Design seq_mult, start of the top module:
module seq_mult(d, done, clk, a, b, go, reset);
  parameter n=32, log2n=5;
  output [2*n-1:0] d;
  output reg done;
	input clk;
	input [n-1:0] a, b;
	input go, reset;
	reg c;
	reg [n-1:0] p, q, m;
	reg [log2n:0]count;
	reg [n:0] sum;
	reg [log2n:0] count_n;
	always @(posedge clk, posedge reset)
		if(reset == 1) begin
			done <= 0;
		end
    else if(reset == 0) begin
			if(go) begin
				c <= 0;
        p <= 0;
				q <= a;
				m <= b;
				done <= 0;
				count <= n;
      end
			else if (!done) begin
				if (q[0] == 0) begin
					sum = 0 + p; 
				end
				else begin
					sum = m + p; 
				end
				{c,p,q} <= {sum,q} >> 1;
				count_n = count - 1;
				count <= count_n;
				if (count_n == 0) begin
					done <= 1;
				end
			end
		end
	assign d = {p,q};
endmodule
Size in the first run: about 490 cells after synthesis, roughly 100 flip-flops, about 130 I/O pins, about 0.0059 mm2 of cells after synthesis.
==> flow/config.mk <==
export PLATFORM = sky130hd
export DESIGN_NAME = seq_mult
export DESIGN_NICKNAME = seq_mult
export VERILOG_FILES = /design/flow/design.v
export SDC_FILE = /design/flow/constraint.sdc
export NUM_CORES = 4
export LEC_CHECK = 0
export CAP_MARGIN = 20
export CORE_MARGIN = 2
export CORE_UTILIZATION = 58
export CTS_CLUSTER_SIZE = 97
export PLACE_DENSITY = 0.6
export SLEW_MARGIN = 20
==> flow/constraint.sdc <==
create_clock -name core_clock -period 2.62 [get_ports {clk}]
set_input_delay 0.5240 -clock core_clock [delete_from_list [all_inputs] [get_ports {clk}]]
set_output_delay 0.5240 -clock core_clock [all_outputs]
set_load 0.01 [all_outputs]
run.sh (not shown) runs the stock make flow with config.mk's settings and CLKGATE_MAP_FILE=.
The first run finished with setup timing left.
==> next run, changes <==
Settings changed: CORE_UTILIZATION 58 to 66, CTS_CLUSTER_SIZE 97 to default.
Clock period 2.62 ns to 2.67 ns, I/O delays scaled along.
What happened: The new run produced a layout that fails on setup timing; worst setup slack got worse by 0.28 ns; core utilization rose by 12 points; final cell count falls by 3.7%; global-route usage increases by 17 points; sequential power barely changes; flip-flop count does not change; routed wire length goes up by 63%; register-to-register slack gets worse by 0.28 ns; total power rises by 11%; hold slack gains 0.13 ns; die area shrinks by 12%.
==> next run, changes <==
Settings changed: ABC_AREA from default to 1, PLACE_DENSITY 0.6 to default, PLACE_DENSITY_LB_ADDON from default to 0.01.
Clock period 2.67 ns to 2.36 ns, I/O delays scaled along.
What happened: The changed run ran to the end with violations: setup timing. Design area came out higher by 3.5%. Combinational power came out lower by about 3%. Final cell count came out higher by 46%. Core utilization came out lower by 6.8 points. Total power came out higher by 4.9%. Sequential cell count stays the same.
==> next run, changes <==
Settings changed: ABC_AREA 1 to default, CTS_CLUSTER_DIAMETER from default to 36, PLACE_DENSITY_LB_ADDON 0.01 to default, SETUP_SLACK_MARGIN from default to -0.24.
Clock period 2.36 ns to 2.41 ns, I/O delays scaled along.
=> The new run ended with an error in 4_1_cts (DPL-0033). Area after synthesis fell by 11%. Synthesized cell count fell by 43%. Die area fell by 10%.

seq_mult again, from the RTL that the note above started with.
Design seq_mult, start of the top module:
module seq_mult(d, done, clk, a, b, go, reset);
  parameter n=32, log2n=5;
  output [2*n-1:0] d;
  output reg done;
	input clk;
	input [n-1:0] a, b;
	input go, reset;
	reg c;
	reg [n-1:0] p, q, m;
	reg [log2n:0]count;
	reg [n:0] sum;
	reg [log2n:0] count_n;
	always @(posedge clk, posedge reset)
		if(reset == 1) begin
			done <= 0;
		end
    else if(reset == 0) begin
			if(go) begin
				c <= 0;
        p <= 0;
				q <= a;
				m <= b;
				done <= 0;
				count <= n;
      end
			else if (!done) begin
				if (q[0] == 0) begin
					sum = 0 + p; 
				end
				else begin
					sum = m + p; 
				end
				{c,p,q} <= {sum,q} >> 1;
				count_n = count - 1;
				count <= count_n;
				if (count_n == 0) begin
					done <= 1;
				end
			end
		end
	assign d = {p,q};
endmodule
Settings: LEC_CHECK=0, ABC_AREA=1, CAP_MARGIN=20, CELL_PAD_IN_SITES_GLOBAL_PLACEMENT=1, CORE_MARGIN=2, CORE_UTILIZATION=40, CTS_CLUSTER_DIAMETER=235, CTS_CLUSTER_SIZE=80, PLACE_DENSITY_LB_ADDON=0.14, SETUP_SLACK_MARGIN=-0.01, SLEW_MARGIN=20, TNS_END_PERCENT=20; clock period 3.3 ns.
The first run went through all stages and came out clean.
Rerun with:
Settings changed: ABC_AREA 1 to default, CELL_PAD_IN_SITES_GLOBAL_PLACEMENT 1 to default, CORE_UTILIZATION 40 to 56, CTS_CLUSTER_DIAMETER 235 to 356, CTS_CLUSTER_SIZE 80 to 98, PLACE_DENSITY from default to 0.6, PLACE_DENSITY_LB_ADDON 0.14 to default, SETUP_SLACK_MARGIN -0.01 to default, TNS_END_PERCENT 20 to 5.
After rerunning: The changed run finished with timing, DRC and antenna clean; worst setup slack gets worse by 0.47 ns; total power came out lower by 13%; non-clock buffer count rose by 1; synthesized area shrinks by about 11%; routed wire length fell by 17%; design area drops by 11%; first-iteration DRC count fell by 17%.
Rerun with:
Settings changed: ABC_AREA from default to 1, CORE_UTILIZATION 56 to 40, CTS_CLUSTER_DIAMETER 356 to default, CTS_CLUSTER_SIZE 98 to 89, GPL_ROUTABILITY_DRIVEN from default to 0, PLACE_DENSITY 0.6 to default, PLACE_DENSITY_LB_ADDON from default to 0.15, SETUP_SLACK_MARGIN from default to 0.1, TNS_END_PERCENT 5 to default.
Result:
- utilization goes down by 21 points
- final cell count goes up by about 60%
- synthesized cell count increases by about 80%
- sequential power hardly moves
- worst setup slack gains 0.57 ns
- sequential share of layout area decreases by 4.3 points
- non-clock buffer count goes down by 2
- power is higher by 11%
Rerun with:
Settings changed: ABC_AREA 1 to default, CORE_ASPECT_RATIO from default to 0.5, CORE_UTILIZATION 40 to 56, CTS_CLUSTER_DIAMETER from default to 356, CTS_CLUSTER_SIZE 89 to 98, GPL_ROUTABILITY_DRIVEN 0 to default, PLACE_DENSITY from default to 0.6, PLACE_DENSITY_LB_ADDON 0.15 to default, SETUP_SLACK_MARGIN 0.1 to default, TNS_END_PERCENT from default to 5.
Effect:
- The new run completed without violations
- non-clock buffer count goes up by 4
- hold slack improves by 0.041 ns
- first-iteration DRC count increases by about 4%
- utilization came out higher by 22 points
- worst setup slack loses 0.63 ns

Starting RTL as in the previous note.
clock: 2.83 ns
lec_check: 0
cap_margin: 20
core_margin: 2
core_utilization: 66
cts_cluster_size: 36
hold_slack_margin: 0.29
setup_slack_margin: 0.41
slew_margin: 20
The first run ended with an error in global routing with GRT-0232.
Edit:
--- a/flow/config.mk
+++ b/flow/config.mk
@@ -10,4 +10,2 @@
-export CORE_UTILIZATION = 66
-export CTS_CLUSTER_SIZE = 36
-export HOLD_SLACK_MARGIN = 0.29
-export SETUP_SLACK_MARGIN = 0.41
+export CORE_UTILIZATION = 40
+export PLACE_DENSITY = 0.6
==> flow/constraint.sdc (replaced) <==
create_clock -name core_clock -period 3.3 [get_ports {clk}]
set_input_delay 0.6600 -clock core_clock [delete_from_list [all_inputs] [get_ports {clk}]]
set_output_delay 0.6600 -clock core_clock [all_outputs]
set_load 0.01 [all_outputs]
After rerunning: Now the flow produced a clean layout; die size increases by 62%; synthesized area stays the same; synthesized cell count stays the same.

== job 9651 ==
The RTL this note starts from:
==> flow/design.v <==
module seq_mult(d, done, clk, a, b, go, reset);
  parameter n=32, log2n=5;
  output [2*n-1:0] d;
  output reg done;
	input clk;
	input [n-1:0] a, b;
	input go, reset;
	reg c;
	reg [n-1:0] p, q, m;
	reg [log2n:0]count;
	reg [n:0] sum;
	reg [log2n:0] count_n;
	always @(posedge clk, posedge reset)
		if(reset == 1) begin
			done <= 0;
		end
    else if(reset == 0) begin
			if(go) begin
				c <= 0;
        p <= 0;
				q <= a;
				m <= b;
				done <= 0;
				count <= n;
      end
			else if (!done) begin
				if (q[0] == 0) begin
					sum = 0 + p; 
				end
				else begin
					sum = m + p; 
				end
				{c,p,q} <= {sum,q} >> 1;
				count_n = count - 1;
				count <= count_n;
				if (count_n == 0) begin
					done <= 1;
				end
			end
		end
	assign d = {p,q};
endmodule
Settings: LEC_CHECK=0, ABC_AREA=0, CAP_MARGIN=20, CELL_PAD_IN_SITES_DETAIL_PLACEMENT=1, CELL_PAD_IN_SITES_GLOBAL_PLACEMENT=0, CORE_ASPECT_RATIO=0.63, CORE_MARGIN=2, CORE_UTILIZATION=40, CTS_CLUSTER_DIAMETER=160, CTS_CLUSTER_SIZE=80, GPL_TIMING_DRIVEN=0, SETUP_SLACK_MARGIN=-0.01, SLEW_MARGIN=20, TNS_END_PERCENT=60; clock period 3.3 ns.
Job 9651: done, clean on timing, DRC and antenna
Relative to job 9651, the following input files were edited for job 676:
- GPL_TIMING_DRIVEN removed (was 0)
- SETUP_SLACK_MARGIN removed (was -0.01)
- TNS_END_PERCENT changed from 60 to 5
- CELL_PAD_IN_SITES_GLOBAL_PLACEMENT removed (was 0)
- CORE_ASPECT_RATIO changed from 0.63 to 0.5
- CELL_PAD_IN_SITES_DETAIL_PLACEMENT removed (was 1)
- CTS_CLUSTER_SIZE changed from 80 to 99
- CORE_UTILIZATION changed from 40 to 54
- ABC_AREA removed (was 0)
- CTS_CLUSTER_DIAMETER changed from 160 to 377
--- outcome ---
The final reports for job 676 and job 9651 show starting utilization of the core area higher in the former.
Relative to job 9651, the non-clock buffer count of job 676 is lower by 14.
Looking at global-route usage, job 676 sits 1.5 points higher than job 9651 does.
The routability congestion estimate was comparable across job 9651 and job 676.
[inputs] job 7949 vs job 676
- CELL_PAD_IN_SITES_GLOBAL_PLACEMENT: unset -> 2
- PLACE_DENSITY: unset -> 0.86
- CORE_UTILIZATION: 54 -> 45
## What came out
Relative to job 676, final-layout fill cell count increased by 47% in job 7949. Diff job 676 -> job 7949 | number of buffers outside the clock class in the layout | up slightly. In terms of power in the clock group, job 676 and job 7949 differ only marginally. Part of the power in combinational logic delta (job 676 -> job 7949): insignificant. Compared with job 676, job 7949 shows a higher wire length of the first global-routing pass. Job 676 has higher met1 routing resource usage after global routing than job 7949.
Here is what was changed in the inputs of job 3614 compared with job 7949.
- CELL_PAD_IN_SITES_GLOBAL_PLACEMENT removed (was 2)
- CORE_UTILIZATION changed from 45 to 40
- CORE_ASPECT_RATIO removed (was 0.5)
- TNS_END_PERCENT removed (was 5)
- PLACE_DENSITY_LB_ADDON newly set to 0.15
- PLACE_DENSITY removed (was 0.86)
- ABC_AREA newly set to 1
- CTS_CLUSTER_SIZE removed (was 99)
- CTS_CLUSTER_DIAMETER removed (was 377)
Compared with job 7949, job 3614 shows wire length the detailed router placed on met1 higher by about 17%. Going from job 7949 to job 3614, maximum frequency now larger; total power now larger. Relative to job 7949, global-route usage has gone down in job 3614. Taking job 7949 as 1.0, job 3614 lands at 1.10 on power in combinational cells. Job 3614: post-layout period usage of the worst path lower than job 7949. What job 7949 reported for met3 routed wirelength has to be multiplied by 1.5 to get the figure for job 3614. Design area (higher): job 3614. Maximum number of pins on one net before global-route repair for job 3614: 11% up relative to job 7949.
Here is what was changed in the inputs of job 9866 compared with job 3614.
- CTS_CLUSTER_SIZE newly set to 99
- ABC_AREA removed (was 1)
- CTS_CLUSTER_DIAMETER newly set to 377
- TNS_END_PERCENT newly set to 5
- CORE_ASPECT_RATIO newly set to 0.5
- PLACE_DENSITY_LB_ADDON removed (was 0.15)
- CORE_UTILIZATION changed from 40 to 57
[summary]
The final cycle utilization of the critical path of job 9866 is higher than that of job 3614.
Time the worst path needs with I/O delays and setup for job 9866: 0.66 ns up relative to job 3614
Post-synthesis chip area from yosys, job 3614 and job 9866, lower one = job 9866.
Between job 3614 and job 9866, met2 wirelength from detailed routing decreased.
edfxtp_1 as the standard cell with the maximum stage delay on the critical path was reported by job 9866, and fa_1 by job 3614.
Job 9866 can be clocked slower than job 3614.
#### Input delta (job 8311 over job 9866)
- CORE_UTILIZATION: 57 -> 56
- CORE_ASPECT_RATIO: 0.5 -> unset
- MIN_ROUTING_LAYER: unset -> met2
- CTS_CLUSTER_SIZE: 99 -> 98
- PLACE_DENSITY: unset -> 0.6
- CORE_MARGIN: 2 -> 10
- CTS_CLUSTER_DIAMETER: 377 -> 356
--- outcome ---
- In the reports for job 8311 and job 9866, the larger clock share of power belongs to job 9866.
- Taking job 9866 as the reference point, the total power of job 8311 falls by 4.1%.
- On met2 layer usage reported by global route: job 8311 sits below job 9866.
- On smallest hold slack, job 9866 beats job 8311.
- The run showing the greater non-clock buffer count is job 8311.
- Taking job 9866 as the reference, in job 8311 combinational share of power went up; non-filler instance count after layout went down; worst-margin pin slew went up.
No activity file was given, so power comes from the tool's default toggle rates.
